## before
Design c6502, start of the top module:
module c6502
(
    input               clock,
    input               ce,
    input               reset_n,
    output      [15:0]  address,
    input       [ 7:0]  in,
    output reg  [ 7:0]  out,
    output reg          we
);
Size: about 2,200 cells after synthesis, about 130 flip-flops, roughly 36 I/O pins, roughly 14,000 sq um of cells after synthesis.
Settings: LEC_CHECK=0, ABC_AREA=1, CAP_MARGIN=20, CELL_PAD_IN_SITES_GLOBAL_PLACEMENT=0, CORE_MARGIN=2, CORE_UTILIZATION=72, CTS_CLUSTER_SIZE=47, GPL_TIMING_DRIVEN=1, MAX_ROUTING_LAYER=met4, PLACE_DENSITY=0.84, SLEW_MARGIN=25, TNS_END_PERCENT=75; clock period 15.8 ns.
run.sh (not shown) runs the stock make flow with config.mk's settings and CLKGATE_MAP_FILE=.
before finished every stage and its layout cleared the timing, design-rule and antenna checks.
For after, these inputs were changed with respect to before:
Settings: a change of CORE_UTILIZATION from 72 to 67; a deleted CELL_PAD_IN_SITES_GLOBAL_PLACEMENT that had been 0; a deleted MAX_ROUTING_LAYER that had been met4; a deleted PLACE_DENSITY that had been 0.84; a deleted CTS_CLUSTER_SIZE that had been 47; a change of SLEW_MARGIN from 25 to 20; a deleted TNS_END_PERCENT that had been 75; a deleted GPL_TIMING_DRIVEN that had been 1; a change of the clock period (ns, I/O delays scaled along) from 15.8 to 6.77.
[summary]
Changes observed in after relative to before: core utilization shows a reduction of 5.4 points, cell area after layout +about 0.46%, critical path depth down about 6.5%. The capturing element of the worst setup path comes out a[7]$_SDFFE_PN1P_ in one run and p[0]$_SDFFE_PN1P_ in the other, namely in before and after respectively. Diff after and before: detailed-routing wirelength on met1 lower in before.

* * *

## garnet
c6502 again, from the RTL that the note above started with.
Settings: LEC_CHECK=0, ABC_AREA=1, CAP_MARGIN=0, CELL_PAD_IN_SITES_GLOBAL_PLACEMENT=3, CORE_ASPECT_RATIO=1.85, CORE_MARGIN=7, CORE_UTILIZATION=21, CTS_CLUSTER_DIAMETER=117, CTS_CLUSTER_SIZE=42, GPL_ROUTABILITY_DRIVEN=1, GPL_TIMING_DRIVEN=1, MAX_ROUTING_LAYER=met4, PLACE_DENSITY_LB_ADDON=0.19, SETUP_SLACK_MARGIN=1.9, SLEW_MARGIN=35, TNS_END_PERCENT=75; clock period 8.02 ns.
Every stage of the flow completed for garnet, and the final layout passed the timing, design-rule and antenna checks.
Edits applied to the flow inputs when going from garnet to fjord:
diff --git a/flow/config.mk b/flow/config.mk
--- a/flow/config.mk
+++ b/flow/config.mk
@@ -8,6 +8,5 @@
-export ABC_AREA = 1
-export CAP_MARGIN = 0
-export CELL_PAD_IN_SITES_GLOBAL_PLACEMENT = 3
-export CORE_ASPECT_RATIO = 1.85
-export CORE_MARGIN = 7
-export CORE_UTILIZATION = 21
+export CAP_MARGIN = 20
+export CELL_PAD_IN_SITES_GLOBAL_PLACEMENT = 2
+export CORE_ASPECT_RATIO = 0.86
+export CORE_MARGIN = 10
+export CORE_UTILIZATION = 27
@@ -16 +15 @@
-export GPL_ROUTABILITY_DRIVEN = 1
+export GPL_ROUTABILITY_DRIVEN = 0
@@ -21 +20 @@
-export SLEW_MARGIN = 35
+export SLEW_MARGIN = 25
==> results <==
Count of placed standard cells including taps is lower on fjord. In the metrics for garnet and fjord, the one carrying the lower post-route clock period utilization is garnet. Of garnet and fjord, the run reporting the higher design area was garnet. fjord finished every stage and its layout cleared the timing, design-rule and antenna checks. Going from garnet to fjord, logic depth of the worst setup path including buffers -8; synthesized cell count -16%; wire length of the first global-routing pass -23 mm.
Changes in indigo relative to fjord:
diff --git a/flow/config.mk b/flow/config.mk
--- a/flow/config.mk
+++ b/flow/config.mk
@@ -10,2 +10 @@
-export CORE_ASPECT_RATIO = 0.86
-export CORE_MARGIN = 10
+export CORE_MARGIN = 4
@@ -13,3 +12 @@
-export CTS_CLUSTER_DIAMETER = 117
-export CTS_CLUSTER_SIZE = 42
-export GPL_ROUTABILITY_DRIVEN = 0
+export CTS_CLUSTER_SIZE = 47
@@ -19 +15,0 @@
-export SETUP_SLACK_MARGIN = 1.9
==> flow/constraint.sdc <==
create_clock -name core_clock -period 10.7 [get_ports {clock}]
set_input_delay 2.1400 -clock core_clock [delete_from_list [all_inputs] [get_ports {clock}]]
set_output_delay 2.1400 -clock core_clock [all_outputs]
set_load 0.01 [all_outputs]
Results
fjord vs indigo, highest-delay cell along the critical path: sky130_fd_sc_hd__fa_1 vs sky130_fd_sc_hd__a21boi_0
indigo finished every step from synthesis to the final layout, and the layout passed the timing, design-rule and antenna checks.
Proportion of power drawn by the clock network up 0.8 points in indigo wrt fjord
[compare] base=fjord new=indigo: post-route core utilization held, clock power went down about 22%, worst setup slack went up 1.21 ns.

* * *

Starting RTL as in the previous note.
export LEC_CHECK = 0
export ABC_AREA = 1
export CAP_MARGIN = 0
export CELL_PAD_IN_SITES_GLOBAL_PLACEMENT = 3
export CORE_ASPECT_RATIO = 1.85
export CORE_MARGIN = 5
export CORE_UTILIZATION = 27
export CTS_CLUSTER_DIAMETER = 117
export CTS_CLUSTER_SIZE = 42
export GPL_ROUTABILITY_DRIVEN = 1
export GPL_TIMING_DRIVEN = 1
export MAX_ROUTING_LAYER = met4
export PLACE_DENSITY_LB_ADDON = 0.19
export SETUP_SLACK_MARGIN = 1.9
export SLEW_MARGIN = 35
export TNS_END_PERCENT = 75
create_clock -name core_clock -period 8.02 [get_ports {clock}]
Next try:
- ABC_AREA: 1 -> default
- CAP_MARGIN: 0 -> 20
- CELL_PAD_IN_SITES_GLOBAL_PLACEMENT: 3 -> default
- CORE_ASPECT_RATIO: 1.85 -> default
- CORE_MARGIN: 5 -> 7
- CORE_UTILIZATION: 27 -> 40
- CTS_CLUSTER_DIAMETER: 117 -> default
- CTS_CLUSTER_SIZE: 42 -> default
- GPL_ROUTABILITY_DRIVEN: 1 -> default
- GPL_TIMING_DRIVEN: 1 -> default
- MAX_ROUTING_LAYER: met4 -> default
- PLACE_DENSITY_LB_ADDON: 0.19 -> default
- SETUP_SLACK_MARGIN: 1.9 -> -0.02
- TNS_END_PERCENT: 75 -> default
- clock period: 8.02 -> 4.49 ns (I/O delays scaled with it)
Effect: The new run finished with timing, DRC and antenna clean; combinational power rose by 68%; routed wire length fell by 29%; non-clock buffer count rose by 108; register-to-register slack is worse by 2.8 ns; sequential power rose by 77%; total power rose by 71%; utilization rose by 17 points; final area rose by 2.7%; die size fell by 28%; via count fell by 2.9%.
Next try:
- ABC_AREA: default -> 1
- CORE_MARGIN: 7 -> 2
- CORE_UTILIZATION: 40 -> 71
- PLACE_DENSITY_LB_ADDON: default -> 0.02
- SETUP_SLACK_MARGIN: -0.02 -> default
- SLEW_MARGIN: 35 -> 20
- TNS_END_PERCENT: default -> 5
- clock period: 4.49 -> 4.02 ns (I/O delays scaled with it)
Result:
- combinational power went up by a quarter to a third
- via count went up by about a fifth
- sequential share of layout area went up by 0.19 points
- register-to-register slack is worse by 0.11 ns
- worst hold slack is better by 0.034 ns
- utilization went up by 37 points
- area after synthesis stays flat
- clock skew went up by 0.0039 ns
- worst setup slack is better by 0.077 ns
- synthesized cell count went up by about a fifth
Next try:
- ABC_AREA: 1 -> default
- CORE_MARGIN: 2 -> 7
- CORE_UTILIZATION: 71 -> 40
- PLACE_DENSITY_LB_ADDON: 0.02 -> default
- TNS_END_PERCENT: 5 -> default
- clock period: 4.02 -> 9.91 ns (I/O delays scaled with it)
- The changed run completed with no timing, DRC or antenna violations
- final area shrinks by a few percent
- sequential cell count is unchanged
- non-clock buffer count shrinks by 104

* * *

== build 55 ==
Starting RTL as in the previous note.
clock: 4.98 ns
lec_check: 0
cap_margin: 25
core_margin: 8
core_utilization: 36
cts_cluster_diameter: 283
gpl_routability_driven: 1
hold_slack_margin: 0.08
place_density_lb_addon: 0.23
setup_slack_margin: -0.02
slew_margin: 30
tns_end_percent: 80
--- input diff build 55..build 73 ---
# build 55
export LEC_CHECK = 0
export CAP_MARGIN = 25
export CORE_MARGIN = 8
export CORE_UTILIZATION = 36
export CTS_CLUSTER_DIAMETER = 283
export GPL_ROUTABILITY_DRIVEN = 1
export HOLD_SLACK_MARGIN = 0.08
export PLACE_DENSITY_LB_ADDON = 0.23
export SETUP_SLACK_MARGIN = -0.02
export SLEW_MARGIN = 30
export TNS_END_PERCENT = 80
create_clock -name core_clock -period 4.98 [get_ports {clock}]
# build 73
export LEC_CHECK = 0
export CAP_MARGIN = 20
export CORE_MARGIN = 2
export CORE_UTILIZATION = 40
export SLEW_MARGIN = 20
create_clock -name core_clock -period 7.24 [get_ports {clock}]
Results
Build 73 reports its library cell contributing the largest single delay on the critical path as a21boi_0 while build 55 reports fa_1.
Total via count in the routed design delta for build 73 relative to build 55: 2.6% lower
Looking at capture point of the worst path, the a[5] result is from build 55; the out[7] one comes from build 73.
Compared with build 55, build 73 shows post-layout instance area lower by about 5%.
[compare] base=build 55 new=build 73: maximum number of pins on one net before global-route repair went up by 11%; critical-path maximum fanout now sits higher; normalized max-slew margin went up.
Reported for build 73 and build 55, number of hold buffers added after CTS turned out identical to the last digit.
### build 73 -> build 70
# build 73
export LEC_CHECK = 0
export CAP_MARGIN = 20
export CORE_MARGIN = 2
export CORE_UTILIZATION = 40
export SLEW_MARGIN = 20
create_clock -name core_clock -period 7.24 [get_ports {clock}]
# build 70
export LEC_CHECK = 0
export ABC_AREA = 1
export CAP_MARGIN = 20
export CORE_MARGIN = 2
export CORE_UTILIZATION = 72
export CTS_CLUSTER_DIAMETER = 355
export CTS_CLUSTER_SIZE = 99
export PLACE_DENSITY_LB_ADDON = 0.01
export SLEW_MARGIN = 20
create_clock -name core_clock -period 4.18 [get_ports {clock}]
Results
Number of signal-net inverters in the final layout, build 70 vs build 73: up by more than 100%. Between build 70 and build 73, it is build 70 whose met3 usage in global routing is higher, by 24 points. Relative contribution of combinational cells to total power: lower on build 73. Summary — longest individual stage delay on the worst path, build 70 relative to build 73: higher, by 270 ps. Build 70: worst setup slack lower than build 73. Run comparison: build 73 startpoint of the worst setup timing path in[0]; build 70 startpoint of the worst setup timing path in[5]. Worst hold margin for build 70: 29 ps up relative to build 73. Of build 73 and build 70, build 73 shows the higher x dimension of the die, with build 70 below it.
[inputs] build 22 vs build 70
# build 70
export LEC_CHECK = 0
export ABC_AREA = 1
export CAP_MARGIN = 20
export CORE_MARGIN = 2
export CORE_UTILIZATION = 72
export CTS_CLUSTER_DIAMETER = 355
export CTS_CLUSTER_SIZE = 99
export PLACE_DENSITY_LB_ADDON = 0.01
export SLEW_MARGIN = 20
create_clock -name core_clock -period 4.18 [get_ports {clock}]
# build 22
export LEC_CHECK = 0
export CAP_MARGIN = 20
export CORE_MARGIN = 2
export CORE_UTILIZATION = 63
export SLEW_MARGIN = 20
create_clock -name core_clock -period 4.49 [get_ports {clock}]
==> results <==
There was hardly any difference in worst-case headroom to the max-slew limit between build 70 and build 22. There was hardly any difference in final area between build 22 and build 70. | synthesis area per yosys | build 70 vs build 22 | ≈ equal |. Build 22 vs build 70: count of non-CTS inverters in the layout down in build 22. Worst slack at placement | build 22 below build 70. Comparing build 70 and build 22, final core utilization is lower on build 22. The launching element of the worst setup path comes out in[0] in one run and in[5] in the other, namely in build 22 and build 70 respectively.

* * *

run 1:
c6502 again, from the RTL that the note above started with.
## c6502
module c6502
(
    input               clock,
    input               ce,
    input               reset_n,
    output      [15:0]  address,
    input       [ 7:0]  in,
    output reg  [ 7:0]  out,
    output reg          we
);
assign address = cp ? ab : pc;
localparam
    LDC = 0,
    ZP  = 1,    ZPX = 2,    ZPY = 3,
    ABS = 4,    ABX = 5,    ABY = 6,    ABZ = 7,
    IX  = 8,    IX2 = 9,    IX3 = 10,
    IY  = 11,   IY2 = 12,   IY3 = 13,
    RUN = 14,   BRA = 15,
    JP1 = 16,   JP2 = 17,
    JND = 18,   TRM = 19,   POP = 20,   JSR = 21,
    RTS = 22;
localparam
    ORA = 0,    AND = 1,    EOR = 2,    ADC = 3,
    STA = 4,    LDA = 5,    CMP = 6,    SBC = 7,
    ASL = 8,    ROL = 9,    LSR = 10,   ROR = 11,
    BIT = 13,   DEC = 14,   INC = 15;
localparam
    DST_A = 0,  DST_X = 1,  DST_Y = 2,  DST_S = 3,
    SRC_D = 0,  SRC_X = 1,  SRC_Y = 2,  SRC_A = 3;
reg [ 7:0]  a, x, y, s, p;
reg         cp;
reg [ 4:0]  t;           
reg [ 2:0]  m;           
  ...
clock: 10.5 ns
lec_check: 0
abc_area: 1
cap_margin: 20
cell_pad_in_sites_global_placement: 0
core_margin: 2
core_utilization: 57
cts_cluster_size: 47
gpl_timing_driven: 1
max_routing_layer: met4
slew_margin: 25
tns_end_percent: 75
Run 1: full flow OK, the timing, design-rule and antenna checks passed
> inputs changed (run 1 -> run 2)
==> flow/config.mk <==
export PLATFORM = sky130hd
export DESIGN_NAME = c6502
export DESIGN_NICKNAME = c6502
export VERILOG_FILES = /design/flow/design.v
export SDC_FILE = /design/flow/constraint.sdc
export NUM_CORES = 4
export LEC_CHECK = 0
export CAP_MARGIN = 20
export CORE_MARGIN = 2
export CORE_UTILIZATION = 72
export SLEW_MARGIN = 20
==> flow/constraint.sdc <==
create_clock -name core_clock -period 7.24 [get_ports {clock}]
set_input_delay 1.4480 -clock core_clock [delete_from_list [all_inputs] [get_ports {clock}]]
set_output_delay 1.4480 -clock core_clock [all_outputs]
set_load 0.01 [all_outputs]
- No run among run 1 and run 2 stopped early or left any final violation; all are clean.
- Comparing run 1 and run 2, via-per-instance ratio is lower on run 1.
- Cmp run 1 and run 2 / placed instance area / higher: run 1
- Per the comparison of run 2 with run 1, post-layout period usage of the worst path increased 27 points, average instance area after synthesis increased about 20%.
Relative to run 2, the following input files were edited for run 3:
diff --git a/flow/config.mk b/flow/config.mk
--- a/flow/config.mk
+++ b/flow/config.mk
@@ -6,6 +6,10 @@
 export NUM_CORES = 4
 export LEC_CHECK = 0
-export CAP_MARGIN = 20
+export ABC_AREA = 1
+export CAP_MARGIN = 0
 export CORE_MARGIN = 2
 export CORE_UTILIZATION = 72
+export PLACE_DENSITY_LB_ADDON = 0.01
+export SETUP_SLACK_MARGIN = 1.18
 export SLEW_MARGIN = 20
+export TNS_END_PERCENT = 5
==> flow/constraint.sdc <==
create_clock -name core_clock -period 4.02 [get_ports {clock}]
set_input_delay 0.8040 -clock core_clock [delete_from_list [all_inputs] [get_ports {clock}]]
set_output_delay 0.8040 -clock core_clock [all_outputs]
set_load 0.01 [all_outputs]
[summary]
Run 2 finished end to end and its layout was clean on timing, DRC and antenna.
Run 3: GRT-0232 in global routing (5_1_grt) -> run aborted
Number of post-CTS setup repair buffers for run 3: 20 up relative to run 2
Area of the mapped netlist across run 3 and run 2: no real change.
Compared run 3 against run 2; horizontal die dimension within noise.
Higher synthesized area per cell was reported by run 2, not run 3.
## Diff of input files: run 4 against run 3
==> flow/config.mk <==
export PLATFORM = sky130hd
export DESIGN_NAME = c6502
export DESIGN_NICKNAME = c6502
export VERILOG_FILES = /design/flow/design.v
export SDC_FILE = /design/flow/constraint.sdc
export NUM_CORES = 4
export LEC_CHECK = 0
export CAP_MARGIN = 0
export CORE_MARGIN = 2
export CORE_UTILIZATION = 72
export CTS_CLUSTER_DIAMETER = 362
export CTS_CLUSTER_SIZE = 72
export PLACE_DENSITY_LB_ADDON = 0.0
export SLEW_MARGIN = 20
==> flow/constraint.sdc <==
create_clock -name core_clock -period 6.99 [get_ports {clock}]
set_input_delay 1.3980 -clock core_clock [delete_from_list [all_inputs] [get_ports {clock}]]
set_output_delay 1.3980 -clock core_clock [all_outputs]
set_load 0.01 [all_outputs]
==> results <==
- Taking run 3 as the reference, in run 4 post-detailed-placement half-perimeter wirelength went down about 13%; Yosys chip area held; post-CTS setup buffer count went down 20; die width held; number of cells in the design after placement went down about 20%.
- Post-synthesis cell type count: run 4 vs run 3 up 9
- Of run 4 and run 3, it is run 4 that has the lower instance count of the mapped netlist.
- Compared with run 3, run 4 shows area fraction in compound gates higher by 3.6 points.
- | area after synthesis | run 4 vs run 3 | ≈ equal |
- Run 4 | stages: all done | timing, DRC, antenna: all pass
- Diff run 3 and run 4: initial cell density of the core lower in run 3
- Run 4 vs run 3: weighted congestion at the end of routability-driven global placement down in run 4
No activity file was given, so power comes from the tool's default toggle rates.
